===== flow/design.v =====
`timescale 1ns/100ps
module conv(
           input Aclk,
           input rst,
           input [7:0] Xin,
           input [7:0] Kin,
           output reg [7:0] Rout,
           output reg result_done
       );
reg [7:0] pattern [9-1:0];
reg [4:0] daddr;
wire pattern_done;
reg [7:0] kernel [4-1:0];
reg [4:0] kaddr;
wire kernel_done;
reg [7:0] result [4-1:0];
reg [4:0] out_cnt;
integer i;
assign pattern_done = (daddr-1>=9) ? 1'd1 : 1'd0;
always@(posedge Aclk)
begin
    if(rst)
    begin
        for(i=0;i<9;i=i+1)
        begin
            pattern[i] <= 7'd0;
        end
        daddr <= 5'd1;   
    end
    else
    begin
        if(pattern_done)
        begin
            pattern[daddr] <= pattern[daddr];
            daddr <= daddr;
        end
        else
        begin
            pattern[daddr-1] <= Xin;
            daddr <= daddr + 5'd1;
        end
    end
end
assign kernel_done = (kaddr-1>=4) ? 1'd1 : 1'd0;
always@(posedge Aclk)
begin
    if(rst)
    begin
        for(i=0;i<4;i=i+1)
        begin
            kernel[i] <= 7'd0;
        end
        kaddr <= 5'd1;
    end
    else
    begin
        if(kernel_done)
        begin
            kernel[kaddr] <= kernel[kaddr];
            kaddr <= kaddr;
        end
        else
        begin
            kernel[kaddr-1] <= Kin;
            kaddr <= kaddr + 5'd1;
        end
    end
end
always@(*)
begin
    if(rst)
    begin
        for(i=0;i<4;i=i+1)
        begin
            result[i] = 7'd0;
        end
    end
    else
    begin
        if(pattern_done & kernel_done)
        begin
            result[0] = pattern[0]*kernel[0] + pattern[1]*kernel[1] + pattern[3]*kernel[2] + pattern[4]*kernel[3];
            result[1] = pattern[1]*kernel[0] + pattern[2]*kernel[1] + pattern[4]*kernel[2] + pattern[5]*kernel[3];
            result[2] = pattern[3]*kernel[0] + pattern[4]*kernel[1] + pattern[6]*kernel[2] + pattern[7]*kernel[3];
            result[3] = pattern[4]*kernel[0] + pattern[5]*kernel[1] + pattern[7]*kernel[2] + pattern[8]*kernel[3];
        end
        else
        begin
            for(i=0;i<4;i=i+1)
            begin
                result[i] = 7'd0;
            end
        end
    end
end
always@(posedge Aclk)
begin
    if(rst)
    begin
        result_done <= 1'd0;
    end
    else
    begin
        if(pattern_done & kernel_done)
        begin
            result_done <= 1'd1;
        end
        else
        begin
            result_done <= result_done;
        end
    end
end
always@(posedge Aclk)
begin
    if(rst)
    begin
        Rout <= 7'd0;
        out_cnt <= 5'd1;
    end
    else
    begin
        if(pattern_done & kernel_done)
        begin
            out_cnt <= out_cnt + 5'd1;
            Rout <= result[out_cnt-1];
        end
        else
        begin
            out_cnt <= 5'd1;
            Rout <= 5'd0;
        end
    end
end
endmodule

===== flow/run.sh =====
#!/bin/bash
# the make line also repeats each setting of config.mk as NAME=value (left out here)
make -C /OpenROAD-flow-scripts/flow DESIGN_CONFIG=/design/flow/config.mk WORK_HOME=/design/flow/orfs CLKGATE_MAP_FILE= finish

===== flow/config.mk =====
export PLATFORM = sky130hd
export DESIGN_NAME = conv
export DESIGN_NICKNAME = conv
export VERILOG_FILES = /design/flow/design.v
export SDC_FILE = /design/flow/constraint.sdc
export NUM_CORES = 4
export LEC_CHECK = 0
export ABC_AREA = 0
export CAP_MARGIN = 25
export CORE_ASPECT_RATIO = 1.35
export CORE_MARGIN = 2
export CORE_UTILIZATION = 41
export GPL_ROUTABILITY_DRIVEN = 1
export SLEW_MARGIN = 20

===== flow/constraint.sdc =====
create_clock -name core_clock -period 10.0 [get_ports {Aclk}]
set_input_delay 2.0000 -clock core_clock [delete_from_list [all_inputs] [get_ports {Aclk}]]
set_output_delay 2.0000 -clock core_clock [all_outputs]
set_load 0.01 [all_outputs]

==> results.txt, run 1 <==
Post-Synth XOR/XNOR Area = 11.1%
CP endpoint kind = register
depth of the most critical reg-to-reg path = 23
largest net degree at the start of global routing = 33
Max Slew Vio Count = 0
Setup Skew = 31.5 ps
PortBufs = 26
area delta synth->final = 7.47%
Pre-Repair DR Iteration Count = 5
reg2reg start = kernel[3][1]$_DFFE_PP_
Netlist cell types = 43
number of cells on the critical path = 23
Die X = 200 um
total track usage = 24.0%
GPL Wtd Cong = 0.878
reg2reg setup slack = 2420 ps
cts hold-fix bufs = 0
Bufs and invs on worst path = 5
Seq share, synth = 16.6%
period utilization = 75.8%
CP endpoint = Rout[7]$_SDFF_PP0_
ys async rst share = 0%
Comb gate area = 15700 um2
Dominant cell area share = 27.1%
Main logic family = adder cells
Post-layout nets = 2827
CP Cell Sequence = buf_4 -> and2_1 -> fa_1 -> fa_1 -> inv_1 -> fa_1 -> inv_1 -> fa_1 -> fa_1 -> fa_1 -> fa_1 -> inv_1 -> fa_1 -> inv_1 -> ha_1 -> a21o_1 -> a21oi_1 -> xnor2_1 -> xnor2_1 -> xnor3_1 -> xnor3_1 -> a22oi_2 -> a21boi_2
Max Cap Viol = 0
num rows = 97
CTS tree = yes
main flop type = edfxtp_1
outcome = no timing/DRC/antenna violations
Basic Gates by Area = 18.7%
Worst path most repeated cell = fa_1
final wirelength = 62200 um
Post-synth EDFFs = 104
cell count after synthesis = 2273
postcts setup bufs = 0
WL/cell = 21.0 um
origin of the worst setup path = kernel[3][1]$_DFFE_PP_
n_diodes = 0
crit path max fanout = 16
die area = 53800 um2
DR DRC count = 0
max incr delay on CP = 940 ps
# setup viols final = 0
initial antenna violation count = 0
Die H = 269 um
Worst-Margin Slew = 906 ps
Hold Vio Cnt, Final = 0
synth cell count leaders = inv_1 (446), and2_1 (395), fa_1 (288), nand2_1 (288), ha_1 (262)
Top delay family on crit path = adder cells
total number of vias = 15100
minimum clock period = 7580 ps
Synthesized registers = 125
Fmax = 132 MHz
io pins = 27
first-pass GRT wire length = 96200 um
Place WS = 2400 ps
Synth mux share = 0.0470%
RSZ-0062 raised after global routing = no
Mapped Area = 21300 um2
yosys stat area = 21300 um2
OpenROAD warning count = 33
cells in synth_stat.txt = 2273
area occupied by registers = 3540 um2
kind of critical path = register to register
Clock Path Buffers = 2
CP Launch Type = register
post-DP HPWL = 47500 um
hold slack = 483 ps
most frequent cell after synthesis = inv_1
worst reg2reg path endpoint = Rout[7]$_SDFF_PP0_
worst hold start = result_done$_SDFFE_PP0P_
# resized after CTS = 0
Mean Syn Cell Area = 9.37 um2
1st-iter DRT viols = 1006
net count after synthesis = 2841
post-detailed-route count of antenna-violating nets = 0
CTS Buf Count = 17
CTS Sinks = 125
yosys warning tally = 2
Synth Area in Compound Gates = 1.50%
Final WS setup = 2420 ps
vias in the first global route = 16300
Skew-Pair Late Insertion Delay = 450 ps
WP data arrival = 7910 ps
Adder Area Share = 42.5%
Slew headroom = 39.6%
worst hold path depth = 2
Core Util at FP = 41.3%
core area = 51600 um2
root buf cell = clkbuf_16
FILL cells = 5049
slowest CP cell = edfxtp_1
Hold Path End = result_done$_SDFFE_PP0P_
Hold WC Path Type = register to register
number of H-tree levels = 4
total grt overflow = 0
CP Data Required Time = 10330 ps
Avg Vias per Cell = 5.08
area leader, netlist = fa_1
Worst-path clk slew = 70 ps
Top cells by area = fa_1 (27%), ha_1 (15%), edfxtp_1 (15%), and2_1 (12%), xnor2_1 (8.0%)
setup TNS = 0 ps
==> stage by stage <==
stage                     area, um2  util, %  instances
after global placement        22300     43.2       2933
after global routing          22900     44.4       2965
after CTS                     22900     44.4       2965
after detailed placement      22300     43.2       2933
after floorplan               21300        -       2273
final                         22900     44.4       2965
==> final cells by class <==
type                    instances  share of cell area [%]
well taps                     693                    3.79
inverters                     446                    7.32
flip-flops and latches        125                    15.5
repair buffers                 59                    2.22
clock buffers                  17                    1.86
clock inverters                15                   0.689
multi-input cells            1610                    68.6
==> per-layer routing <==
layer,vias up,track usage [%],routed length [um]
met5,-,0,0
met4,0,11.6,3390
met3,169,3.00,3490
met2,539,42.6,30800
met1,7619,28.9,24500
li1,6739,-,-
==> run 2, diff against run 1 <==
- ABC_AREA: 0 -> 1
- CAP_MARGIN: 25 -> 20
- CORE_ASPECT_RATIO: 1.35 -> default
- CORE_UTILIZATION: 41 -> 72
- CTS_CLUSTER_SIZE: default -> 98
- GPL_ROUTABILITY_DRIVEN: 1 -> default
- PLACE_DENSITY: default -> 0.4
- TNS_END_PERCENT: default -> 15
- clock period: 10.0 -> 4.38 ns (I/O delays scaled with it)
==> run 2 against run 1 <==
Now fails the layout checks on setup timing; setup slack lost 4800 ps; hold slack lost 45 ps; register-to-register slack lost 4800 ps.
==> results.txt, run 2 <==
outcome = failed layout checks
violated checks = setup timing
DR DRC count = 0
Post-Synth XOR/XNOR Area = 4.23%
main flop type = edfxtp_1
cts hold-fix bufs = 0
reg2reg start = pattern[4][2]$_SDFFCE_PN0P_
kind of critical path = register to register
crit path max fanout = 10
placed cells = 3716
post-detailed-route count of antenna-violating nets = 0
max incr delay on CP = 550 ps
total number of vias = 21100
worst reg2reg path endpoint = Rout[7]$_SDFF_PP0_
reg2reg setup slack = -2350 ps
CP endpoint = Rout[7]$_SDFF_PP0_
PortBufs = 26
cell count after synthesis = 3138
origin of the worst setup path = pattern[4][2]$_SDFFCE_PN0P_
worst hold start = kaddr[4]$_SDFFE_PP0P_
Hold WC Path Type = register to register
CTS Buf Count = 17
Synthesized registers = 125
WP data arrival = 7080 ps
net count after synthesis = 3706
Worst path most repeated cell = inv_1
fin cells = 3775
core area = 31500 um2
root buf cell = clkbuf_16
Fmax = 149 MHz
n_diodes = 0
CP Data Required Time = 4730 ps
period utilization = 154%
area delta synth->final = 15.2%
Top cells by area = fa_1 (25%), nand2_1 (16%), inv_1 (15%), ha_1 (14%), edfxtp_1 (14%)
die area = 33300 um2
Post-layout nets = 3928
Skew-Pair Late Insertion Delay = 460 ps
Synth Area in Compound Gates = 1.42%
Basic Gates by Area = 22.1%
Post-synth EDFFs = 104
CP endpoint kind = register
Worst-path clk slew = 70 ps
OpenROAD warning count = 38
initial antenna violation count = 1
number of cells on the critical path = 34
Seq share, synth = 15.4%
Max Slew Vio Count = 0
area leader, netlist = fa_1
1st-iter DRT viols = 2495
Adder Area Share = 39.4%
Main logic family = adder cells
number of H-tree levels = 4
RSZ-0062 raised after global routing = yes
most frequent cell after synthesis = nand2_1
Top delay family on crit path = adder cells
io pins = 27
Avg Vias per Cell = 5.59
total track usage = 46.7%
Die H = 183 um
yosys stat area = 22900 um2
Max Cap Viol = 0
Hold Path End = kaddr[4]$_SDFFE_PP0P_
slowest CP cell = fa_1
num rows = 65
GPL Wtd Cong = 1.08
first-pass GRT wire length = 116000 um
synth cell count leaders = nand2_1 (960), inv_1 (918), fa_1 (288)
Die X = 183 um
CP Launch Type = register
Worst-Margin Slew = 763 ps
Synth mux share = 0%
yosys warning tally = 2
minimum clock period = 6730 ps
ys async rst share = 0%
CTS Sinks = 125
worst hold path depth = 2
Hold Vio Cnt, Final = 0
Bufs and invs on worst path = 11
Setup Skew = 10.6 ps
total grt overflow = 0
Slew headroom = 48.8%
final wirelength = 75200 um
Pre-Repair DR Iteration Count = 8
Place WS = -2340 ps
CTS tree = yes
cells in synth_stat.txt = 3138
Netlist cell types = 41
Dominant cell area share = 25.1%
Mapped Area = 22900 um2
post-DP HPWL = 59600 um
vias in the first global route = 21600
Final WS setup = -2350 ps
WL/cell = 19.9 um
Core Util at FP = 72.9%
# setup viols final = 6
setup TNS = -9280 ps
largest net degree at the start of global routing = 25
hold slack = 438 ps
depth of the most critical reg-to-reg path = 34
Mean Syn Cell Area = 7.31 um2
Clock Path Buffers = 2
## run 2: layout make-up
type / instances / area (um2)
Clock buffer: 17 / 425
Clock inverter: 15 / 201
Fill cell: 1917 / 5040
Inverter: 932 / 3500
Multi-Input combinational cell: 1973 / 15600
Sequential cell: 125 / 3540
Tap cell: 402 / 503
Timing Repair Buffer: 311 / 2690
## run 2: what timing repair did
| action | in CTS | in global routing |
|---|---|---|
| setup endpoints to repair | 6 | 6 |
| resized | 32 | 28 |
| setup buffers | 15 | 12 |
| pin swaps | 50 | 47 |
| cloned | 2 | 1 |
## run 2: routing by layer
metal | vias up | routed length [um] | global-route usage, %
met5 | - | 11 | 0
met4 | 2 | 4770 | 25.4
met3 | 346 | 10900 | 13.0
met2 | 1425 | 32300 | 70.6
met1 | 9886 | 27200 | 61.2
li1 | 9432 | - | -
## run 2: stage by stage
| stage | util, % | instance area [um2] |
|---|---|---|
| final | 84.0 | 26400 |
| after global routing | 84.0 | 26400 |
| after CTS | 83.5 | 26300 |
| after detailed placement | 80.7 | 25400 |
| after global placement | 80.7 | 25400 |
| after floorplan | - | 23200 |
==> run 3, diff against run 2 <==
- ABC_AREA: 1 -> 0
- CAP_MARGIN: 20 -> 15
- CELL_PAD_IN_SITES_DETAIL_PLACEMENT: default -> 1
- CORE_MARGIN: 2 -> 10
- CORE_UTILIZATION: 72 -> 40
- CTS_CLUSTER_SIZE: 98 -> default
- MAX_ROUTING_LAYER: default -> met4
- PLACE_DENSITY: 0.4 -> default
- TNS_END_PERCENT: 15 -> 10
- clock period: 4.38 -> 4.33 ns (I/O delays scaled with it)
==> run 3 against run 2 <==
Non-clock buffer count shrank 25; the layout still fails its checks (setup timing); critical path type unchanged; design area shrank 5.1%; fmax shrank 3.6%; setup slack lost 300 ps; global-route usage shrank 23 points; routed wire length shrank 2.3%; via count shrank 23%; register-to-register slack lost 300 ps; clock skew grew 23 ps; highest routed layer is now met4.
==> results.txt, run 3 <==
Setup Skew = 33.8 ps
number of H-tree levels = 4
PortBufs = 26
Slew headroom = 39.6%
outcome = failed layout checks
CTS Sinks = 125
WL/cell = 23.0 um
Pre-Repair DR Iteration Count = 6
Core Util at FP = 40.4%
initial antenna violation count = 2
period utilization = 161%
Synth mux share = 0.0470%
number of cells on the critical path = 23
reg2reg setup slack = -2650 ps
core area = 52700 um2
Synthesized registers = 125
vias in the first global route = 18500
synth cell count leaders = inv_1 (446), and2_1 (395), fa_1 (288), nand2_1 (288), ha_1 (262)
Final WS setup = -2650 ps
Top cells by area = fa_1 (27%), ha_1 (15%), edfxtp_1 (15%), and2_1 (12%), xnor2_1 (8.0%)
Avg Vias per Cell = 5.12
main flop type = edfxtp_1
Synth Area in Compound Gates = 1.50%
OpenROAD warning count = 36
Netlist cell types = 43
Skew-Pair Late Insertion Delay = 470 ps
CP endpoint kind = register
yosys warning tally = 2
crit path max fanout = 3
Top delay family on crit path = adder cells
Mean Syn Cell Area = 9.37 um2
post-detailed-route count of antenna-violating nets = 0
ys async rst share = 0%
Die H = 251 um
first-pass GRT wire length = 111000 um
Mapped Area = 21300 um2
largest net degree at the start of global routing = 22
Place WS = -2770 ps
Worst-path clk slew = 90 ps
minimum clock period = 6980 ps
worst reg2reg path endpoint = Rout[7]$_SDFF_PP0_
Worst-Margin Slew = 905 ps
Worst path most repeated cell = fa_1
worst hold start = result_done$_SDFFE_PP0P_
violated checks = setup timing
Clock Path Buffers = 2
Post-Synth XOR/XNOR Area = 11.1%
Adder Area Share = 42.5%
origin of the worst setup path = pattern[4][0]$_SDFFCE_PN0P_
depth of the most critical reg-to-reg path = 23
Basic Gates by Area = 18.7%
CTS tree = yes
kind of critical path = register to register
total number of vias = 16300
reg2reg start = pattern[4][0]$_SDFFCE_PN0P_
yosys stat area = 21300 um2
CP Data Required Time = 4720 ps
num rows = 84
RSZ-0062 raised after global routing = yes
CP Cell Sequence = buf_4 -> and2_1 -> fa_1 -> fa_1 -> inv_1 -> fa_1 -> fa_1 -> inv_1 -> fa_1 -> fa_1 -> fa_1 -> inv_1 -> fa_1 -> inv_2 -> ha_4 -> a21o_1 -> a21oi_2 -> xnor2_1 -> xnor2_1 -> xnor2_1 -> xnor3_1 -> a21oi_2 -> a21boi_2
Die X = 251 um
CP Launch Type = register
Post-layout nets = 3054
cts hold-fix bufs = 0
Hold Path End = result_done$_SDFFE_PP0P_
cells in synth_stat.txt = 2273
setup TNS = -11500 ps
Hold WC Path Type = register to register
die area = 62900 um2
post-DP HPWL = 60100 um
GPL Wtd Cong = 0.971
Seq share, synth = 16.6%
CTS Buf Count = 17
final wirelength = 73400 um
worst hold path depth = 2
total track usage = 24.1%
Dominant cell area share = 27.1%
hold slack = 490 ps
Main logic family = adder cells
Max Cap Viol = 0
Max Slew Vio Count = 0
cell count after synthesis = 2273
1st-iter DRT viols = 1176
io pins = 27
area delta synth->final = 17.8%
# setup viols final = 6
slowest CP cell = fa_1
Post-synth EDFFs = 104
Fmax = 143 MHz
WP data arrival = 7370 ps
net count after synthesis = 2841
Bufs and invs on worst path = 5
most frequent cell after synthesis = inv_1
Hold Vio Cnt, Final = 0
total grt overflow = 0
area leader, netlist = fa_1
max incr delay on CP = 540 ps
root buf cell = clkbuf_16
CP endpoint = Rout[7]$_SDFF_PP0_
DR DRC count = 0
-- run 3: what timing repair did --
item                                   4_1_cts  5_1_grt
pin swaps                                   20        5
gates resized                               24       14
endpoints found under the hold margin        0        0
setup buffers                               15        2
gates cloned                                 1        0
setup endpoints to repair                    6        6
-- run 3: layer usage --
| layer | track usage (%) | routed length (um) |
|---|---|---|
| met1 | 29.2 | 30000 |
| met2 | 39.4 | 35000 |
| met3 | 4.11 | 5290 |
| met4 | 9.38 | 3070 |
| met5 | - | 0 |
-- run 3: area by class of cell --
cell class,instances,area [um2]
Timing Repair Buffer,286,2530
Clock inverter,14,134
Multi-Input combinational cell,1610,15900
Sequential cell,125,3540
Inverter,446,1670
Antenna cell,2,5.00
Fill cell,5954,27600
Clock buffer,18,429
Tap cell,688,861
-- run 3: per-stage QoR --
stage	area [um2]	utilization (%)	cells
after floorplan	21600	-	2273
after global placement	24200	45.9	3137
after detailed placement	24200	45.9	3137
after CTS	25000	47.5	3185
after global routing	25100	47.6	3188
final	25100	47.7	3189
==> run 4, diff against run 3 <==
- ABC_AREA: 0 -> default
- CAP_MARGIN: 15 -> 20
- CELL_PAD_IN_SITES_DETAIL_PLACEMENT: 1 -> default
- CORE_MARGIN: 10 -> 6
- CORE_UTILIZATION: 40 -> 61
- CTS_CLUSTER_SIZE: default -> 81
- GPL_ROUTABILITY_DRIVEN: default -> 1
- GPL_TIMING_DRIVEN: default -> 1
- MAX_ROUTING_LAYER: met4 -> default
- PLACE_DENSITY: default -> 0.64
- TNS_END_PERCENT: 10 -> 85
- clock period: 4.33 -> 5.63 ns (I/O delays scaled with it)
==> run 4 against run 3 <==
Fmax increased by 1.9%; highest routed layer unchanged; still fails the layout checks on setup timing; first-iteration DRC count rose by 7.3%; via count down 2.3%; critical path depth fell by 3; utilization is 26 points higher; clock-buffer cell count increased by 1; clock skew shrank 13 ps.
==> results.txt, run 4 <==
Netlist cell types = 43
Place WS = -1490 ps
CP endpoint kind = register
CP endpoint = Rout[7]$_SDFF_PP0_
CP Launch Type = register
Max Slew Vio Count = 0
DR DRC count = 0
CP Data Required Time = 6020 ps
crit path max fanout = 9
PortBufs = 26
total grt overflow = 0
core area = 34000 um2
slowest CP cell = fa_1
initial antenna violation count = 1
largest net degree at the start of global routing = 24
Adder Area Share = 42.5%
depth of the most critical reg-to-reg path = 20
Main logic family = adder cells
Final WS setup = -1220 ps
Mapped Area = 21300 um2
setup TNS = -3890 ps
synth cell count leaders = inv_1 (446), and2_1 (395), fa_1 (288), nand2_1 (288), ha_1 (262)
Seq share, synth = 16.6%
most frequent cell after synthesis = inv_1
WP data arrival = 7230 ps
Skew-Pair Late Insertion Delay = 440 ps
Hold Path End = result_done$_SDFFE_PP0P_
origin of the worst setup path = kernel[2][1]$_SDFFCE_PN0P_
Avg Vias per Cell = 5.41
1st-iter DRT viols = 1262
Synth Area in Compound Gates = 1.50%
total track usage = 33.5%
CTS Buf Count = 17
Bufs and invs on worst path = 3
worst reg2reg path endpoint = Rout[7]$_SDFF_PP0_
outcome = failed layout checks
# setup viols final = 5
yosys warning tally = 2
Hold Vio Cnt, Final = 0
WL/cell = 21.3 um
Fmax = 146 MHz
area delta synth->final = 16.7%
Top cells by area = fa_1 (27%), ha_1 (15%), edfxtp_1 (15%), and2_1 (12%), xnor2_1 (8.0%)
OpenROAD warning count = 38
violated checks = setup timing
root buf cell = clkbuf_16
post-DP HPWL = 52500 um
final wirelength = 63000 um
die area = 39500 um2
minimum clock period = 6850 ps
max incr delay on CP = 580 ps
Post-synth EDFFs = 104
reg2reg setup slack = -1220 ps
Pre-Repair DR Iteration Count = 5
net count after synthesis = 2841
Hold WC Path Type = register to register
period utilization = 122%
area occupied by registers = 3540 um2
FILL cells = 2652
Core Util at FP = 62.7%
Clock Path Buffers = 2
Worst-path clk slew = 80 ps
Synthesized registers = 125
Setup Skew = 20.4 ps
total number of vias = 16000
Comb gate area = 16000 um2
reg2reg start = kernel[2][1]$_SDFFCE_PN0P_
main flop type = edfxtp_1
Max Cap Viol = 0
cell count after synthesis = 2273
Mean Syn Cell Area = 9.37 um2
Worst path most repeated cell = fa_1
vias in the first global route = 17400
Synth mux share = 0.0470%
Top delay family on crit path = adder cells
io pins = 27
Post-Synth XOR/XNOR Area = 11.1%
yosys stat area = 21300 um2
number of H-tree levels = 4
Die H = 199 um
Die X = 199 um
ys async rst share = 0%
GPL Wtd Cong = 1.02
CTS tree = yes
RSZ-0062 raised after global routing = yes
number of cells on the critical path = 20
n_diodes = 0
worst hold path depth = 2
first-pass GRT wire length = 99300 um
num rows = 67
Post-layout nets = 3058
kind of critical path = register to register
Basic Gates by Area = 18.7%
area leader, netlist = fa_1
post-detailed-route count of antenna-violating nets = 0
worst hold start = result_done$_SDFFE_PP0P_
CP Cell Sequence = buf_4 -> and2_1 -> fa_1 -> fa_1 -> fa_1 -> fa_1 -> inv_1 -> fa_1 -> fa_1 -> fa_1 -> fa_1 -> inv_1 -> ha_1 -> a21oi_4 -> xnor2_2 -> xnor2_2 -> xnor2_1 -> xnor3_1 -> a21oi_4 -> a21boi_2
Slew headroom = 38.2%
cells in synth_stat.txt = 2273
CTS Sinks = 125
Dominant cell area share = 27.1%
Worst-Margin Slew = 927 ps
==> run 4: final cells by class <==
type	instances	share of cell area (%)
clock buffers	19	1.74
flip-flops and latches	125	14.3
multi-input cells	1610	64.2
well taps	448	2.25
inverters	446	6.73
clock inverters	13	0.574
repair buffers	290	10.2
==> run 4: timing repair <==
action                     in CTS  in global routing
setup endpoints to repair       5                  5
hold buffers                    0                  0
gates resized                  32                  9
pin swaps                      28                 20
buffers inserted               13                  1
==> run 4: metrics by stage <==
stage / hold WS [ps] / area [um2] / cells / utilization [%]
after detailed placement: 475 / 24000 / 2906 / 70.7
final: 492 / 24900 / 2951 / 73.2
after floorplan: 472 / 21600 / 2273 / -
after global routing: 507 / 24900 / 2951 / 73.2
after CTS: 488 / 24800 / 2950 / 73.1
after global placement: 459 / 24000 / 2906 / 70.7
==> run 4: routing by layer <==
layer	share of wire, %	routed length [um]	track usage (%)
met2	46	28800	53.7
met5	0	0	0
met3	9.1	5720	6.14
met4	4.2	2630	12.2
met1	41	25800	45.8
==> run 5, diff against run 4 <==
- ABC_AREA: default -> 1
- CORE_ASPECT_RATIO: default -> 0.92
- CORE_MARGIN: 6 -> 2
- CORE_UTILIZATION: 61 -> 72
- CTS_CLUSTER_DIAMETER: default -> 272
- CTS_CLUSTER_SIZE: 81 -> 19
- GPL_ROUTABILITY_DRIVEN: 1 -> default
- GPL_TIMING_DRIVEN: 1 -> default
- HOLD_SLACK_MARGIN: default -> 0.29
- PLACE_DENSITY: 0.64 -> 0.77
- SETUP_SLACK_MARGIN: default -> -0.25
- TNS_END_PERCENT: 85 -> default
- clock period: 5.63 -> 7.43 ns (I/O delays scaled with it)
==> run 5 against run 4 <==
The run now finishes clean; design area shrank 1.9%; clock-buffer cell count grew 1; non-clock buffer count shrank 199; clock skew grew 6.7 ps; critical path depth grew 8; global-route usage grew 9.7 points; die area shrank 16%; fmax shrank 4.1%; register-to-register slack gained 1500 ps; routed wire length grew 8.6%; critical endpoint unchanged; largest cell class unchanged; highest routed layer unchanged.
==> results.txt, run 5 <==
RSZ-0062 raised after global routing = no
max incr delay on CP = 640 ps
Hold Vio Cnt, Final = 0
most frequent cell after synthesis = nand2_1
cts hold-fix bufs = 0
fin cells = 3569
main flop type = edfxtp_1
Setup Skew = 27.1 ps
number of H-tree levels = 4
origin of the worst setup path = kernel[0][4]$_SDFFCE_PN0P_
CTS Sinks = 125
Post-layout nets = 3708
# setup viols final = 0
Mapped Area = 22900 um2
Synth mux share = 0%
area delta synth->final = 6.33%
worst hold path depth = 2
Adder Area Share = 39.4%
Worst-Margin Slew = 1080 ps
vias in the first global route = 20400
total grt overflow = 0
Max Cap Viol = 0
Hold WC Path Type = register to register
final wirelength = 68400 um
post-DP HPWL = 55500 um
root buf cell = clkbuf_16
slowest CP cell = edfxtp_1
post-detailed-route count of antenna-violating nets = 0
kind of critical path = register to register
die area = 33300 um2
CP endpoint kind = register
reg2reg setup slack = 290 ps
setup TNS = 0 ps
Final WS setup = 294 ps
CP endpoint = Rout[7]$_SDFF_PP0_
yosys warning tally = 2
outcome = no timing/DRC/antenna violations
Synth Area in Compound Gates = 1.42%
Seq share, synth = 15.4%
net count after synthesis = 3706
Mean Syn Cell Area = 7.31 um2
worst reg2reg path endpoint = Rout[7]$_SDFF_PP0_
n_diodes = 0
GPL Wtd Cong = 0.984
hold slack = 432 ps
reg2reg start = kernel[0][4]$_SDFFCE_PN0P_
area leader, netlist = fa_1
total track usage = 43.2%
ys async rst share = 0%
io pins = 27
Skew-Pair Late Insertion Delay = 460 ps
minimum clock period = 7140 ps
Bufs and invs on worst path = 7
Basic Gates by Area = 22.1%
Core Util at FP = 73.4%
CP Launch Type = register
Synthesized registers = 125
initial antenna violation count = 0
Top cells by area = fa_1 (25%), nand2_1 (16%), inv_1 (15%), ha_1 (14%), edfxtp_1 (14%)
Pre-Repair DR Iteration Count = 13
cell count after synthesis = 3138
Comb gate area = 15400 um2
Post-synth EDFFs = 104
WP data arrival = 7480 ps
placed cells = 3537
core area = 31300 um2
Fmax = 140 MHz
postcts setup bufs = 0
CTS tree = yes
Die X = 190 um
worst hold start = kaddr[4]$_SDFFE_PP0P_
Hold Path End = kaddr[4]$_SDFFE_PP0P_
cells in synth_stat.txt = 3138
Netlist cell types = 41
num rows = 62
PortBufs = 26
Post-Synth XOR/XNOR Area = 4.23%
first-pass GRT wire length = 107000 um
Place WS = 398 ps
Max Slew Vio Count = 0
depth of the most critical reg-to-reg path = 28
Worst-path clk slew = 80 ps
area occupied by registers = 3540 um2
WL/cell = 19.2 um
largest net degree at the start of global routing = 34
crit path max fanout = 11
Dominant cell area share = 25.1%
CTS Buf Count = 17
DR DRC count = 0
CP Data Required Time = 7780 ps
total number of vias = 19600
Die H = 175 um
Slew headroom = 27.8%
# resized after CTS = 0
OpenROAD warning count = 34
number of cells on the critical path = 28
Worst path most repeated cell = fa_1
FILL cells = 2307
1st-iter DRT viols = 2440
Main logic family = adder cells
Clock Path Buffers = 2
yosys stat area = 22900 um2
period utilization = 96.0%
Avg Vias per Cell = 5.50
Top delay family on crit path = adder cells
synth cell count leaders = nand2_1 (960), inv_1 (918), fa_1 (288)
run 5: final cells by class:
| class | count | area share, % |
|---|---|---|
| tap | 416 | 2.13 |
| clock buffer | 20 | 1.83 |
| timing repair buffer | 91 | 3.22 |
| inverter | 932 | 14.3 |
| clock inverter | 12 | 0.790 |
| multi-input combinational | 1973 | 63.2 |
| sequential | 125 | 14.5 |
run 5: metrics by stage:
step	util, %	instance area [um2]
after detailed placement	76.0	23800
after global placement	76.0	23800
final	78.0	24400
after CTS	78.0	24400
after floorplan	-	22900
after global routing	78.0	24400
run 5: layer usage:
layer	vias to the layer above	track usage (%)	wire, um
li1	9009	-	-
met1	9158	56.8	25700
met2	1223	65.3	29000
met3	253	14.4	10200
met4	0	19.4	3550
met5	-	0	0
==> run 6, diff against run 5 <==
- ABC_AREA: 1 -> default
- CORE_ASPECT_RATIO: 0.92 -> default
- CORE_UTILIZATION: 72 -> 71
- CTS_CLUSTER_DIAMETER: 272 -> default
- CTS_CLUSTER_SIZE: 19 -> default
- HOLD_SLACK_MARGIN: 0.29 -> default
- PLACE_DENSITY: 0.77 -> default
- PLACE_DENSITY_LB_ADDON: default -> 0.0
- SETUP_SLACK_MARGIN: -0.25 -> 1.85
- TNS_END_PERCENT: default -> 60
- clock period: 7.43 -> 6.99 ns (I/O delays scaled with it)
==> run 6 against run 5 <==
Still clean; design area shrank 2.7%; global-route usage down 2.0 points; flip-flop count stayed put; clock skew shrank 11 ps; utilization is 2.3 points higher; routed wire length is 12% lower; die area is 5.8% lower; register-to-register slack lost 180 ps; synthesized cell count decreased by 28%; critical endpoint unchanged; highest routed layer unchanged.
==> results.txt, run 6 <==
Synth Area in Compound Gates = 1.50%
Max Cap Viol = 0
total track usage = 41.2%
area delta synth->final = 11.5%
WP data arrival = 7200 ps
PortBufs = 26
Skew-Pair Late Insertion Delay = 450 ps
Synthesized registers = 125
Basic Gates by Area = 18.7%
max incr delay on CP = 540 ps
cts hold-fix bufs = 0
Slew headroom = 30.6%
die area = 31400 um2
Dominant cell area share = 27.1%
CP endpoint kind = register
minimum clock period = 6880 ps
1st-iter DRT viols = 1479
slowest CP cell = edfxtp_1
net count after synthesis = 2841
Top cells by area = fa_1 (27%), ha_1 (15%), edfxtp_1 (15%), and2_1 (12%), xnor2_1 (8.0%)
final wirelength = 60500 um
reg2reg setup slack = 110 ps
period utilization = 98.4%
origin of the worst setup path = pattern[4][1]$_SDFFCE_PN0P_
CTS Buf Count = 17
most frequent cell after synthesis = inv_1
main flop type = edfxtp_1
total grt overflow = 0
Worst path most repeated cell = fa_1
worst hold start = result_done$_SDFFE_PP0P_
kind of critical path = register to register
DR DRC count = 0
yosys warning tally = 2
Post-layout nets = 2926
Synth mux share = 0.0470%
vias in the first global route = 17200
Mapped Area = 21300 um2
CP Cell Sequence = buf_6 -> and2_4 -> fa_1 -> inv_1 -> fa_1 -> fa_1 -> fa_1 -> fa_1 -> inv_1 -> fa_1 -> fa_1 -> inv_1 -> fa_1 -> inv_2 -> ha_4 -> a21o_1 -> a21oi_2 -> xnor2_1 -> xnor2_1 -> xnor3_1 -> xnor3_1 -> a22oi_2 -> a21boi_2
outcome = no timing/DRC/antenna violations
core area = 29600 um2
depth of the most critical reg-to-reg path = 23
CP Launch Type = register
# setup viols final = 0
CP Data Required Time = 7320 ps
Die H = 177 um
RSZ-0062 raised after global routing = yes
cells in synth_stat.txt = 2273
number of H-tree levels = 4
Adder Area Share = 42.5%
Netlist cell types = 43
CTS tree = yes
Fmax = 145 MHz
setup TNS = 0 ps
GPL Wtd Cong = 0.963
Max Slew Vio Count = 0
num rows = 63
total number of vias = 16000
Hold Path End = result_done$_SDFFE_PP0P_
Avg Vias per Cell = 5.78
Main logic family = adder cells
Die X = 177 um
ys async rst share = 0%
worst reg2reg path endpoint = Rout[7]$_SDFF_PP0_
cell count after synthesis = 2273
Mean Syn Cell Area = 9.37 um2
yosys stat area = 21300 um2
WL/cell = 21.9 um
number of cells on the critical path = 23
Worst-Margin Slew = 1040 ps
Top delay family on crit path = adder cells
Hold Vio Cnt, Final = 0
io pins = 27
Seq share, synth = 16.6%
Post-Synth XOR/XNOR Area = 11.1%
Bufs and invs on worst path = 5
post-DP HPWL = 45600 um
Pre-Repair DR Iteration Count = 6
Core Util at FP = 72.0%
worst hold path depth = 2
area leader, netlist = fa_1
Hold WC Path Type = register to register
Worst-path clk slew = 70 ps
CTS Sinks = 125
Post-synth EDFFs = 104
OpenROAD warning count = 36
reg2reg start = pattern[4][1]$_SDFFCE_PN0P_
largest net degree at the start of global routing = 33
root buf cell = clkbuf_16
Clock Path Buffers = 2
post-detailed-route count of antenna-violating nets = 0
synth cell count leaders = inv_1 (446), and2_1 (395), fa_1 (288), nand2_1 (288), ha_1 (262)
crit path max fanout = 5
CP endpoint = Rout[7]$_SDFF_PP0_
first-pass GRT wire length = 94800 um
Setup Skew = 16.3 ps
initial antenna violation count = 0
==> run 6: per-stage QoR <==
stage	instances	hold slack [ps]	utilization (%)	instance area [um2]	setup WS (ps)
3_3_place_gp	2691	457	76.8	22700	42.4
4_1_cts	2760	480	80.2	23700	214
6_report	2762	483	80.3	23700	114
5_1_grt	2761	526	80.3	23700	24.0
3_5_place_dp	2691	471	76.8	22700	44.3
2_1_floorplan	2273	472	-	21600	643
==> run 6: area by class of cell <==
| class | count | area, um2 |
|---|---|---|
| Inverter | 446 | 1670 |
| Sequential cell | 125 | 3540 |
| Clock inverter | 15 | 174 |
| Antenna cell | 1 | 2.50 |
| Tap cell | 390 | 488 |
| Fill cell | 1975 | 5810 |
| Timing Repair Buffer | 158 | 1560 |
| Multi-Input combinational cell | 1610 | 15900 |
| Clock buffer | 17 | 425 |
==> run 6: what timing repair did <==
item                       in CTS  in global routing
gates cloned                    1                  0
setup buffers                  36                  1
setup endpoints to repair       6                  6
resized                        18                  7
pin swaps                      11                 11
==> run 6: per-layer routing <==
layer | up-vias | GRT usage [%] | routed length [um] | share of wire [%]
li1 | 6961 | - | - | -
met2 | 867 | 66.3 | 28200 | 47
met5 | - | 0 | 0 | 0
met4 | 0 | 22.5 | 3950 | 6.5
met1 | 7871 | 52.6 | 22400 | 37
met3 | 269 | 8.16 | 5990 | 9.9
==> run 7, diff against run 6 <==
- CORE_UTILIZATION: 71 -> 64
- CTS_CLUSTER_SIZE: default -> 98
- PLACE_DENSITY: default -> 0.38
- PLACE_DENSITY_LB_ADDON: 0.0 -> default
- SETUP_SLACK_MARGIN: 1.85 -> default
- TNS_END_PERCENT: 60 -> default
- clock period: 6.99 -> 8.9 ns (I/O delays scaled with it)
==> run 7 against run 6 <==
Setup slack improved by 1100 ps; utilization decreased by 11 points; clock skew increased by 1.9 ps; sequential share of layout area increased by 0.82 points.
==> results.txt, run 7 <==
Synthesized registers = 125
Main logic family = adder cells
final wirelength = 58500 um
Mapped Area = 21300 um2
post-DP HPWL = 44200 um
synth cell count leaders = inv_1 (446), and2_1 (395), fa_1 (288), nand2_1 (288), ha_1 (262)
setup TNS = 0 ps
WL/cell = 21.6 um
Dominant cell area share = 27.1%
Bufs and invs on worst path = 5
CP Launch Type = register
Mean Syn Cell Area = 9.37 um2
worst reg2reg path endpoint = Rout[7]$_SDFF_PP0_
Hold Path End = result_done$_SDFFE_PP0P_
CTS Sinks = 125
main flop type = edfxtp_1
Synth Area in Compound Gates = 1.50%
Fmax = 131 MHz
total track usage = 35.2%
Setup Skew = 18.2 ps
Post-synth EDFFs = 104
CTS tree = yes
outcome = no timing/DRC/antenna violations
origin of the worst setup path = pattern[4][1]$_SDFFCE_PN0P_
GPL Wtd Cong = 0.901
OpenROAD warning count = 35
met1 usage = 48.8%
Netlist cell types = 43
Hold Vio Cnt, Final = 0
Post-layout nets = 2822
total number of vias = 15200
ys async rst share = 0%
Die X = 186 um
kind of critical path = register to register
final core utilization = 69.0%
Post-Synth XOR/XNOR Area = 11.1%
1st-iter DRT viols = 1340
period utilization = 86.1%
CP endpoint = Rout[7]$_SDFF_PP0_
WP data arrival = 7990 ps
CTS Buf Count = 17
total grt overflow = 0
CP endpoint kind = register
Max Slew Vio Count = 0
minimum clock period = 7660 ps
Hold WC Path Type = register to register
slowest CP cell = edfxtp_1
# setup viols final = 0
first-pass GRT wire length = 92000 um
worst hold path depth = 2
die area = 34700 um2
area delta synth->final = 5.72%
reg2reg setup slack = 1240 ps
yosys stat area = 21300 um2
yosys warning tally = 2
Pre-Repair DR Iteration Count = 5
Worst path most repeated cell = fa_1
area leader, netlist = fa_1
Clock Path Buffers = 2
Basic Gates by Area = 18.7%
worst hold start = result_done$_SDFFE_PP0P_
Skew-Pair Late Insertion Delay = 440 ps
# resized after CTS = 0
Core Util at FP = 65.3%
Worst-path clk slew = 70 ps
RSZ-0062 raised after global routing = no
initial antenna violation count = 1
GRT met2 Usage = 56.9%
Place WS = 1280 ps
PortBufs = 26
number of H-tree levels = 4
core area = 32600 um2
root buf cell = clkbuf_16
Top cells by area = fa_1 (27%), ha_1 (15%), edfxtp_1 (15%), and2_1 (12%), xnor2_1 (8.0%)
io pins = 27
num rows = 66
most frequent cell after synthesis = inv_1
Worst-Margin Slew = 1200 ps
DR DRC count = 0
met3 usage = 5.85%
FILL cells = 2704
vias in the first global route = 16100
Seq share, synth = 16.6%
cts hold-fix bufs = 0
crit path max fanout = 17
Die H = 186 um
depth of the most critical reg-to-reg path = 23
max incr delay on CP = 790 ps
Max Cap Viol = 0
Top delay family on crit path = adder cells
net count after synthesis = 2841
cells in synth_stat.txt = 2273
Final WS setup = 1240 ps
reg2reg start = pattern[4][1]$_SDFFCE_PN0P_
postcts setup bufs = 0
Slew headroom = 20.3%
post-detailed-route count of antenna-violating nets = 0
CP Cell Sequence = buf_4 -> and2_1 -> fa_1 -> inv_1 -> fa_1 -> fa_1 -> fa_1 -> fa_1 -> inv_1 -> fa_1 -> fa_1 -> inv_1 -> fa_1 -> inv_1 -> ha_1 -> a21o_1 -> a21oi_1 -> xnor2_1 -> xnor2_1 -> xnor3_1 -> xnor3_1 -> a22oi_2 -> a21boi_2
Most Used Layer, Global Route = met2
Adder Area Share = 42.5%
largest net degree at the start of global routing = 33
Avg Vias per Cell = 5.61
Synth mux share = 0.0470%
cell count after synthesis = 2273
CP Data Required Time = 9230 ps
number of cells on the critical path = 23
==> run 7: cell type report <==
type / count / area [um2] / area share [%]
well taps: 442 / 553 / 2.46
repair buffers: 54 / 470 / 2.09
inverters: 446 / 1670 / 7.44
clock inverters: 12 / 114 / 0.506
multi-input cells: 1610 / 15700 / 69.8
clock buffers: 20 / 447 / 1.98
diodes: 1 / 2.50 / 0.0111
flip-flops and latches: 125 / 3540 / 15.7
==> run 7: layer usage <==
| layer | part of all wire, % | up-vias |
|---|---|---|
| li1 | - | 6736 |
| met1 | 42 | 7637 |
| met2 | 46 | 688 |
| met3 | 9.0 | 143 |
| met4 | 3.8 | 0 |
| met5 | 0 | - |
==> run 7: metrics by stage <==
stage	instance area, um2	hold WS [ps]	cells
detailed placement	21900	476	2677
floorplan	21300	472	2273
finish	22500	481	2710
global placement	21900	460	2677
CTS	22500	488	2709
global route	22500	508	2709
==> run 8, diff against run 7 <==
- CORE_UTILIZATION: 64 -> 69
- CTS_CLUSTER_DIAMETER: default -> 230
- CTS_CLUSTER_SIZE: 98 -> 42
- PLACE_DENSITY: 0.38 -> default
- PLACE_DENSITY_LB_ADDON: default -> 0.24
- SETUP_SLACK_MARGIN: default -> 1.85
- TNS_END_PERCENT: default -> 15
- clock period: 8.9 -> 10.0 ns (I/O delays scaled with it)
==> run 8 against run 7 <==
Hold slack got worse by 13 ps; critical endpoint unchanged; sequential share of layout area grew 0.066 points; routed wire length is 2.2% lower; still clean.
==> results.txt, run 8 <==
outcome = no timing/DRC/antenna violations
cts hold-fix bufs = 0
number of H-tree levels = 4
Die H = 180 um
Seq share, synth = 16.6%
hold slack = 468 ps
largest net degree at the start of global routing = 33
Worst-Margin Slew = 1230 ps
Hold Vio Cnt, Final = 0
Worst-path clk slew = 80 ps
max incr delay on CP = 980 ps
Main logic family = adder cells
met1 usage = 48.1%
Post-synth EDFFs = 104
Hold Path End = result_done$_SDFFE_PP0P_
yosys warning tally = 2
net count after synthesis = 2841
post-detailed-route count of antenna-violating nets = 0
worst hold start = result_done$_SDFFE_PP0P_
Post-layout nets = 2817
met3 usage = 9.20%
final core utilization = 73.5%
yosys stat area = 21300 um2
cell count after synthesis = 2273
area leader, netlist = fa_1
total grt overflow = 0
Core Util at FP = 69.8%
Max Cap Viol = 0
depth of the most critical reg-to-reg path = 23
Clock Path Buffers = 2
period utilization = 75.7%
area delta synth->final = 5.28%
Worst path most repeated cell = fa_1
Hold WC Path Type = register to register
total track usage = 36.9%
CP endpoint kind = register
number of cells on the critical path = 23
worst reg2reg path endpoint = Rout[7]$_SDFF_PP0_
origin of the worst setup path = kernel[0][3]$_SDFFCE_PN0P_
io pins = 27
Mean Syn Cell Area = 9.37 um2
Most Used Layer, Global Route = met2
ys async rst share = 0%
CP Data Required Time = 10390 ps
synth cell count leaders = inv_1 (446), and2_1 (395), fa_1 (288), nand2_1 (288), ha_1 (262)
postcts setup bufs = 0
Dominant cell area share = 27.1%
Synthesized registers = 125
Mapped Area = 21300 um2
Synth mux share = 0.0470%
1st-iter DRT viols = 1681
Bufs and invs on worst path = 5
# resized after CTS = 0
post-DP HPWL = 42500 um
GRT met2 Usage = 59.0%
OpenROAD warning count = 33
WL/cell = 21.5 um
Top delay family on crit path = adder cells
num rows = 64
GPL Wtd Cong = 0.954
Place WS = 2510 ps
Avg Vias per Cell = 5.76
worst hold path depth = 2
Skew-Pair Late Insertion Delay = 440 ps
# setup viols final = 0
cells in synth_stat.txt = 2273
CTS Buf Count = 17
Final WS setup = 2430 ps
Post-Synth XOR/XNOR Area = 11.1%
CP endpoint = Rout[7]$_SDFF_PP0_
Fmax = 132 MHz
total number of vias = 15300
reg2reg setup slack = 2430 ps
Top cells by area = fa_1 (27%), ha_1 (15%), edfxtp_1 (15%), and2_1 (12%), xnor2_1 (8.0%)
slowest CP cell = edfxtp_1
Final Cell Area = 22400 um2
CP Cell Sequence = nand2_1 -> fa_1 -> inv_1 -> fa_1 -> inv_1 -> fa_1 -> fa_1 -> fa_1 -> inv_1 -> fa_1 -> fa_1 -> inv_1 -> fa_1 -> inv_1 -> ha_1 -> a21o_1 -> a21oi_1 -> xnor2_1 -> xnor2_1 -> xnor2_1 -> xnor3_1 -> a21oi_1 -> a21boi_2
WP data arrival = 7960 ps
Adder Area Share = 42.5%
Synth Area in Compound Gates = 1.50%
core area = 30500 um2
DP Area = 21800 um2
main flop type = edfxtp_1
Max Slew Vio Count = 0
reg2reg start = kernel[0][3]$_SDFFCE_PN0P_
Die X = 180 um
Pre-Repair DR Iteration Count = 8
kind of critical path = register to register
Slew headroom = 17.8%
first-pass GRT wire length = 90600 um
die area = 32300 um2
final wirelength = 57200 um
setup TNS = 0 ps
CP Launch Type = register
RSZ-0062 raised after global routing = no
minimum clock period = 7570 ps
DR DRC count = 0
PortBufs = 26
Netlist cell types = 43
CTS Sinks = 125
Setup Skew = 22.0 ps
most frequent cell after synthesis = inv_1
initial antenna violation count = 1
CTS tree = yes
vias in the first global route = 16500
root buf cell = clkbuf_16
Basic Gates by Area = 18.7%
crit path max fanout = 20
## run 8: routing by layer
layer	routed length, um	vias up
met5	37	-
met4	2830	2
met3	6750	219
met2	26100	885
met1	21500	7479
li1	-	6715
## run 8: layout make-up
| cell class | instances | area, um2 |
|---|---|---|
| Timing Repair Buffer | 49 | 440 |
| Clock inverter | 12 | 121 |
| Multi-Input combinational cell | 1610 | 15700 |
| Tap cell | 396 | 495 |
| Fill cell | 2190 | 8090 |
| Clock buffer | 19 | 433 |
| Sequential cell | 125 | 3540 |
| Antenna cell | 1 | 2.50 |
| Inverter | 446 | 1670 |
## run 8: per-stage QoR
step / instances
final: 2658
after global routing: 2657
after CTS: 2656
after detailed placement: 2625
after global placement: 2625
after floorplan: 2273
==> run 9, diff against run 8 <==
- ABC_AREA: default -> 1
- CORE_ASPECT_RATIO: default -> 0.92
- CORE_UTILIZATION: 69 -> 72
- CTS_CLUSTER_DIAMETER: 230 -> 272
- CTS_CLUSTER_SIZE: 42 -> 19
- HOLD_SLACK_MARGIN: default -> -0.09
- PLACE_DENSITY: default -> 0.77
- PLACE_DENSITY_LB_ADDON: 0.24 -> default
- SETUP_SLACK_MARGIN: 1.85 -> -0.25
- TNS_END_PERCENT: 15 -> default
- clock period: 10.0 -> 7.83 ns (I/O delays scaled with it)
==> run 9 against run 8 <==
Synthesized area rose by 7.7%; flip-flop count did not move; clock skew fell by 15 ps; critical endpoint unchanged; die area rose by 3.2%; first-iteration DRC count rose by 31%; highest routed layer is now met4; utilization rose by 4.1 points; still clean; critical path depth rose by 11; largest cell class unchanged.
==> results.txt, run 9 <==
Post-layout nets = 3700
yosys stat area = 22900 um2
synth cell count leaders = nand2_1 (960), inv_1 (918), fa_1 (288)
Hold WC Path Type = register to register
Core Util at FP = 73.4%
area occupied by registers = 3540 um2
Basic Gates by Area = 22.1%
GPL Wtd Cong = 1.01
Worst-path clk slew = 70 ps
Comb gate area = 15400 um2
post-DP HPWL = 54000 um
die area = 33300 um2
cells in synth_stat.txt = 3138
number of H-tree levels = 4
area delta synth->final = 5.68%
Top delay family on crit path = adder cells
Seq share, synth = 15.4%
first-pass GRT wire length = 106000 um
WP data arrival = 7580 ps
Bufs and invs on worst path = 10
number of cells on the critical path = 34
# setup viols final = 0
worst reg2reg path endpoint = Rout[7]$_SDFF_PP0_
Die X = 190 um
DR DRC count = 0
CP Data Required Time = 8180 ps
total grt overflow = 0
Hold Vio Cnt, Final = 0
Fmax = 138 MHz
post-detailed-route count of antenna-violating nets = 0
largest net degree at the start of global routing = 34
period utilization = 92.4%
root buf cell = clkbuf_16
cts hold-fix bufs = 0
CP Launch Type = register
Synthesized registers = 125
Netlist cell types = 41
CTS tree = yes
Worst-Margin Slew = 1060 ps
1st-iter DRT viols = 2197
RSZ-0062 raised after global routing = no
Max Slew Vio Count = 0
outcome = no timing/DRC/antenna violations
Post-Synth XOR/XNOR Area = 4.23%
minimum clock period = 7230 ps
vias in the first global route = 20200
area leader, netlist = fa_1
Synth mux share = 0%
reg2reg setup slack = 600 ps
slowest CP cell = edfxtp_1
total number of vias = 19600
final core utilization = 77.6%
depth of the most critical reg-to-reg path = 34
num rows = 62
ys async rst share = 0%
PortBufs = 26
Adder Area Share = 39.4%
Post-synth EDFFs = 104
CTS Buf Count = 17
setup TNS = 0 ps
reg2reg start = pattern[4][2]$_SDFFCE_PN0P_
Pre-Repair DR Iteration Count = 6
Top cells by area = fa_1 (25%), nand2_1 (16%), inv_1 (15%), ha_1 (14%), edfxtp_1 (14%)
core area = 31300 um2
most frequent cell after synthesis = nand2_1
Skew-Pair Late Insertion Delay = 450 ps
# resized after CTS = 0
WL/cell = 18.8 um
Setup Skew = 7.07 ps
Max Cap Viol = 0
Clock Path Buffers = 2
postcts setup bufs = 0
Worst path most repeated cell = inv_1
Slew headroom = 29.0%
yosys warning tally = 2
io pins = 27
n_diodes = 0
worst hold start = out_cnt[0]$_SDFF_PP1_
CP endpoint = Rout[7]$_SDFF_PP0_
main flop type = edfxtp_1
OpenROAD warning count = 34
cell count after synthesis = 3138
crit path max fanout = 16
kind of critical path = register to register
Synth Area in Compound Gates = 1.42%
Mean Syn Cell Area = 7.31 um2
Mapped Area = 22900 um2
origin of the worst setup path = pattern[4][2]$_SDFFCE_PN0P_
CP endpoint kind = register
Avg Vias per Cell = 5.50
initial antenna violation count = 0
final wirelength = 66900 um
Die H = 175 um
FILL cells = 2344
Hold Path End = out_cnt[0]$_SDFF_PP1_
CTS Sinks = 125
Main logic family = adder cells
total track usage = 42.5%
max incr delay on CP = 970 ps
Dominant cell area share = 25.1%
worst hold path depth = 1
net count after synthesis = 3706
[run 9: stage by stage]
step | setup WS, ps | instances | hold slack, ps | cell area, um2
2_1_floorplan | 1010 | 3138 | 399 | 22900
3_3_place_gp | 833 | 3529 | 410 | 23700
3_5_place_dp | 723 | 3529 | 418 | 23700
4_1_cts | 692 | 3561 | 434 | 24200
5_1_grt | 262 | 3561 | 457 | 24200
6_report | 598 | 3561 | 436 | 24200
[run 9: cell type report]
class | instances | share of cell area, %
multi-input combinational | 1973 | 63.6
inverter | 932 | 14.4
tap | 416 | 2.15
sequential | 125 | 14.6
timing repair buffer | 83 | 2.84
clock buffer | 17 | 1.75
clock inverter | 15 | 0.645
[run 9: routing by layer]
layer | GRT usage, % | share of wire (%)
met5 | 0 | 0
met4 | 19.3 | 5.0
met3 | 12.6 | 14
met2 | 65.6 | 43
met1 | 55.7 | 38
==> run 10, diff against run 9 <==
- ABC_AREA: 1 -> default
- CAP_MARGIN: 20 -> 0
- CORE_ASPECT_RATIO: 0.92 -> 0.89
- CTS_CLUSTER_DIAMETER: 272 -> 345
- CTS_CLUSTER_SIZE: 19 -> 48
- GPL_ROUTABILITY_DRIVEN: default -> 0
- GPL_TIMING_DRIVEN: default -> 1
- HOLD_SLACK_MARGIN: -0.09 -> -0.07
- MIN_ROUTING_LAYER: default -> met1
- PLACE_DENSITY: 0.77 -> default
- PLACE_DENSITY_LB_ADDON: default -> 0.0
- SETUP_SLACK_MARGIN: -0.25 -> -0.56
- SLEW_MARGIN: 20 -> 30
- TNS_END_PERCENT: default -> 50
- clock period: 7.83 -> 5.69 ns (I/O delays scaled with it)
==> run 10 against run 9 <==
Now fails the layout checks on setup timing; setup slack worse by 1800 ps; clock skew increased by 13 ps; die area is 7.0% lower; first-iteration DRC count is 18% lower; hold slack better by 78 ps; non-clock buffer count grew 196; utilization increased by 6.9 points; routed wire length fell by 6.1%.
==> results.txt, run 10 <==
main flop type = edfxtp_1
CP endpoint kind = register
Seq share, synth = 16.6%
WL/cell = 21.7 um
PortBufs = 26
Basic Gates by Area = 18.7%
Worst path most repeated cell = fa_1
num rows = 59
core area = 29200 um2
Synthesized registers = 125
Dominant cell area share = 27.1%
final wirelength = 62800 um
outcome = failed layout checks
CP Data Required Time = 6030 ps
CTS Sinks = 125
crit path max fanout = 7
CTS tree = yes
Mean Syn Cell Area = 9.37 um2
Pre-Repair DR Iteration Count = 5
Worst-path clk slew = 80 ps
Die H = 166 um
Hold Vio Cnt, Final = 0
Post-layout nets = 3047
Post-synth EDFFs = 104
area delta synth->final = 15.6%
net count after synthesis = 2841
Slew headroom = 41.5%
violated checks = setup timing
Max Cap Viol = 0
post-detailed-route count of antenna-violating nets = 0
reg2reg start = kernel[0][4]$_SDFFCE_PN0P_
initial antenna violation count = 3
Mapped Area = 21300 um2
origin of the worst setup path = kernel[0][4]$_SDFFCE_PN0P_
area leader, netlist = fa_1
total track usage = 42.8%
Place WS = -1200 ps
total number of vias = 16500
root buf cell = clkbuf_16
setup TNS = -3960 ps
final core utilization = 84.4%
Worst-Margin Slew = 877 ps
depth of the most critical reg-to-reg path = 24
reg2reg setup slack = -1170 ps
Netlist cell types = 43
synth cell count leaders = inv_1 (446), and2_1 (395), fa_1 (288), nand2_1 (288), ha_1 (262)
Fmax = 146 MHz
yosys warning tally = 2
Synth mux share = 0.0470%
largest net degree at the start of global routing = 23
period utilization = 120%
yosys stat area = 21300 um2
cts hold-fix bufs = 0
Setup Skew = 20.1 ps
CTS Buf Count = 17
minimum clock period = 6860 ps
most frequent cell after synthesis = inv_1
slowest CP cell = fa_1
Clock Path Buffers = 2
Top cells by area = fa_1 (27%), ha_1 (15%), edfxtp_1 (15%), and2_1 (12%), xnor2_1 (8.0%)
max incr delay on CP = 540 ps
Core Util at FP = 73.0%
cell count after synthesis = 2273
Bufs and invs on worst path = 6
vias in the first global route = 17900
io pins = 27
Avg Vias per Cell = 5.72
1st-iter DRT viols = 1805
CP Launch Type = register
kind of critical path = register to register
die area = 31000 um2
cells in synth_stat.txt = 2273
Main logic family = adder cells
total grt overflow = 0
Hold WC Path Type = register to register
number of H-tree levels = 4
CP Cell Sequence = buf_4 -> clkbuf_16 -> and2_4 -> fa_1 -> inv_1 -> fa_1 -> fa_1 -> fa_1 -> fa_1 -> inv_1 -> fa_1 -> fa_1 -> inv_1 -> fa_1 -> inv_2 -> ha_4 -> a21o_1 -> a21oi_2 -> xnor2_1 -> xnor2_1 -> xnor3_1 -> xnor3_1 -> a22oi_2 -> a21boi_2
Max Slew Vio Count = 0
worst reg2reg path endpoint = Rout[7]$_SDFF_PP0_
Top delay family on crit path = adder cells
Post-Synth XOR/XNOR Area = 11.1%
OpenROAD warning count = 36
Final WS setup = -1170 ps
RSZ-0062 raised after global routing = yes
worst hold start = kaddr[4]$_SDFFE_PP0P_
number of cells on the critical path = 24
ys async rst share = 0%
WP data arrival = 7190 ps
post-DP HPWL = 50500 um
# setup viols final = 5
Die X = 186 um
Skew-Pair Late Insertion Delay = 440 ps
first-pass GRT wire length = 97400 um
DR DRC count = 0
CP endpoint = Rout[7]$_SDFF_PP0_
Hold Path End = kaddr[4]$_SDFFE_PP0P_
worst hold path depth = 1
Synth Area in Compound Gates = 1.50%
Adder Area Share = 42.5%
run 10: per-layer routing:
layer,GRT usage (%),part of all wire [%]
met1,55.6,37
met2,66.1,45
met3,9.69,11
met4,24.2,6.5
met5,1.44,0.16
run 10: area by class of cell:
class                      instances  area (um2)
antenna                            1        2.50
clock buffer                      19         433
clock inverter                    13         119
fill                            1702        4540
inverter                         446        1670
multi-input combinational       1610       15900
sequential                       125        3540
tap                              396         495
timing repair buffer             279        2460
run 10: stage by stage:
step / hold WS [ps] / instances / area [um2]
final: 514 / 2889 / 24600
after global routing: 533 / 2888 / 24600
after floorplan: 472 / 2273 / 21600
after detailed placement: 511 / 2843 / 23800
after global placement: 459 / 2843 / 23800
after CTS: 519 / 2881 / 24500
run 10: what timing repair did:
item,in CTS,in global routing
pin swaps,10,21
buffers inserted,5,6
endpoints found under the setup margin,4,4
gates resized,18,6
cloned,1,1
==> run 11, diff against run 10 <==
- CAP_MARGIN: 0 -> 5
- CELL_PAD_IN_SITES_DETAIL_PLACEMENT: default -> 1
- CORE_ASPECT_RATIO: 0.89 -> 0.64
- CORE_UTILIZATION: 72 -> 57
- CTS_CLUSTER_SIZE: 48 -> 14
- GPL_TIMING_DRIVEN: 1 -> 0
- HOLD_SLACK_MARGIN: -0.07 -> 0.15
- PLACE_DENSITY_LB_ADDON: 0.0 -> default
- SETUP_SLACK_MARGIN: -0.56 -> -0.57
- SLEW_MARGIN: 30 -> 20
- TNS_END_PERCENT: 50 -> 90
- clock period: 5.69 -> 8.99 ns (I/O delays scaled with it)
==> run 11 against run 10 <==
Design area shrank 7.6%; first-iteration DRC count shrank 7.8%; critical path depth grew 3; the layout still fails its checks (setup timing); hold slack lost 34 ps; via count grew 0.74%; critical endpoint unchanged; routed wire length grew 24%; clock skew shrank 7.2 ps.
==> results.txt, run 11 <==
main flop type = edfxtp_1
DR top layer = met5
number of H-tree levels = 4
yosys stat area = 21300 um2
total track usage = 41.5%
io pins = 27
Met2 Routed Length = 33100 um
Netlist cell types = 43
Basic Gates by Area = 18.7%
largest net degree at the start of global routing = 17
yosys warning tally = 2
cell count after synthesis = 2273
FILL cells = 4256
most frequent cell after synthesis = inv_1
worst reg2reg path endpoint = Rout[7]$_SDFF_PP0_
DR DRC count = 0
Hold Vio Cnt, Final = 0
Max Slew Vio Count = 0
final core utilization = 62.0%
# setup viols final = 1
Top delay family on crit path = adder cells
CTS tree = yes
Fmax = 107 MHz
cts hold-fix bufs = 0
total grt overflow = 0
die area = 39000 um2
Dominant cell area share = 27.1%
net count after synthesis = 2841
post-DP HPWL = 59900 um
OpenROAD warning count = 35
Die X = 246 um
CTS Sinks = 125
setup TNS = -368 ps
postcts setup bufs = 0
CP endpoint kind = register
Clock Path Buffers = 2
depth of the most critical reg-to-reg path = 27
CP endpoint = Rout[7]$_SDFF_PP0_
vias in the first global route = 18100
Seq share, synth = 16.6%
synth cell count leaders = inv_1 (446), and2_1 (395), fa_1 (288), nand2_1 (288), ha_1 (262)
CP Data Required Time = 9310 ps
area leader, netlist = fa_1
Top cells by area = fa_1 (27%), ha_1 (15%), edfxtp_1 (15%), and2_1 (12%), xnor2_1 (8.0%)
Mapped Area = 21300 um2
Core Util at FP = 58.0%
Slew headroom = 15.7%
post-detailed-route count of antenna-violating nets = 0
total number of vias = 16600
Hold Path End = result_done$_SDFFE_PP0P_
Synthesized registers = 125
Synth Area in Compound Gates = 1.50%
Worst-Margin Slew = 1270 ps
number of cells on the critical path = 27
kind of critical path = register to register
Adder Area Share = 42.5%
Bufs and invs on worst path = 9
Mean Syn Cell Area = 9.37 um2
Max Cap Viol = 0
WP data arrival = 9680 ps
CP Launch Type = register
core area = 36700 um2
Synth mux share = 0.0470%
Die H = 159 um
reg2reg setup slack = -370 ps
root buf cell = clkbuf_16
ys async rst share = 0%
initial antenna violation count = 5
# resized after CTS = 0
crit path max fanout = 10
Hold WC Path Type = register to register
placed cells = 2791
Final WS setup = -368 ps
max incr delay on CP = 850 ps
WL/cell = 27.6 um
Avg Vias per Cell = 5.88
period utilization = 104%
Post-synth EDFFs = 104
reg2reg start = kernel[0][3]$_SDFFCE_PN0P_
num rows = 56
area delta synth->final = 6.84%
minimum clock period = 9360 ps
worst hold start = result_done$_SDFFE_PP0P_
CTS Buf Count = 17
Worst path most repeated cell = fa_1
first-pass GRT wire length = 114000 um
fin cells = 2829
Post-Synth XOR/XNOR Area = 11.1%
Skew-Pair Late Insertion Delay = 440 ps
Worst-path clk slew = 70 ps
PortBufs = 25
worst hold path depth = 2
final wirelength = 78100 um
Main logic family = adder cells
Post-layout nets = 2885
Pre-Repair DR Iteration Count = 6
origin of the worst setup path = kernel[0][3]$_SDFFCE_PN0P_
wire length on met3 = 9920 um
slowest CP cell = clkbuf_1
Setup Skew = 12.9 ps
cells in synth_stat.txt = 2273
Met1 Wirelength = 31300 um
outcome = failed layout checks
violated checks = setup timing
1st-iter DRT viols = 1664
==> run 11: layer usage <==
metal  vias to the layer above  track usage (%)
met4                         4             18.1
met3                       237             12.1
met5                         -                0
met2                      1005             63.0
li1                       6882                -
met1                      8516             55.6
==> run 11: cell type report <==
type / count / area [um2] / share of cell area (%)
Clock buffer: 17 / 425 / 1.87
Timing Repair Buffer: 25 / 250 / 1.10
Multi-Input combinational cell: 1610 / 15700 / 69.0
Inverter: 446 / 1670 / 7.36
Clock inverter: 15 / 148 / 0.649
Tap cell: 493 / 617 / 2.71
Sequential cell: 125 / 3540 / 15.6
Buffer: 92 / 369 / 1.62
Antenna cell: 6 / 15.0 / 0.0660
==> run 11: stage by stage <==
step                instance area [um2]  hold WS [ps]  worst slack (ps)
finish                            22800           480              -368
global route                      22700           514              -493
CTS                               22700           487             -44.6
detailed placement                22200           483             -34.0
global placement                  22200           458               128
floorplan                         21300           472              1940
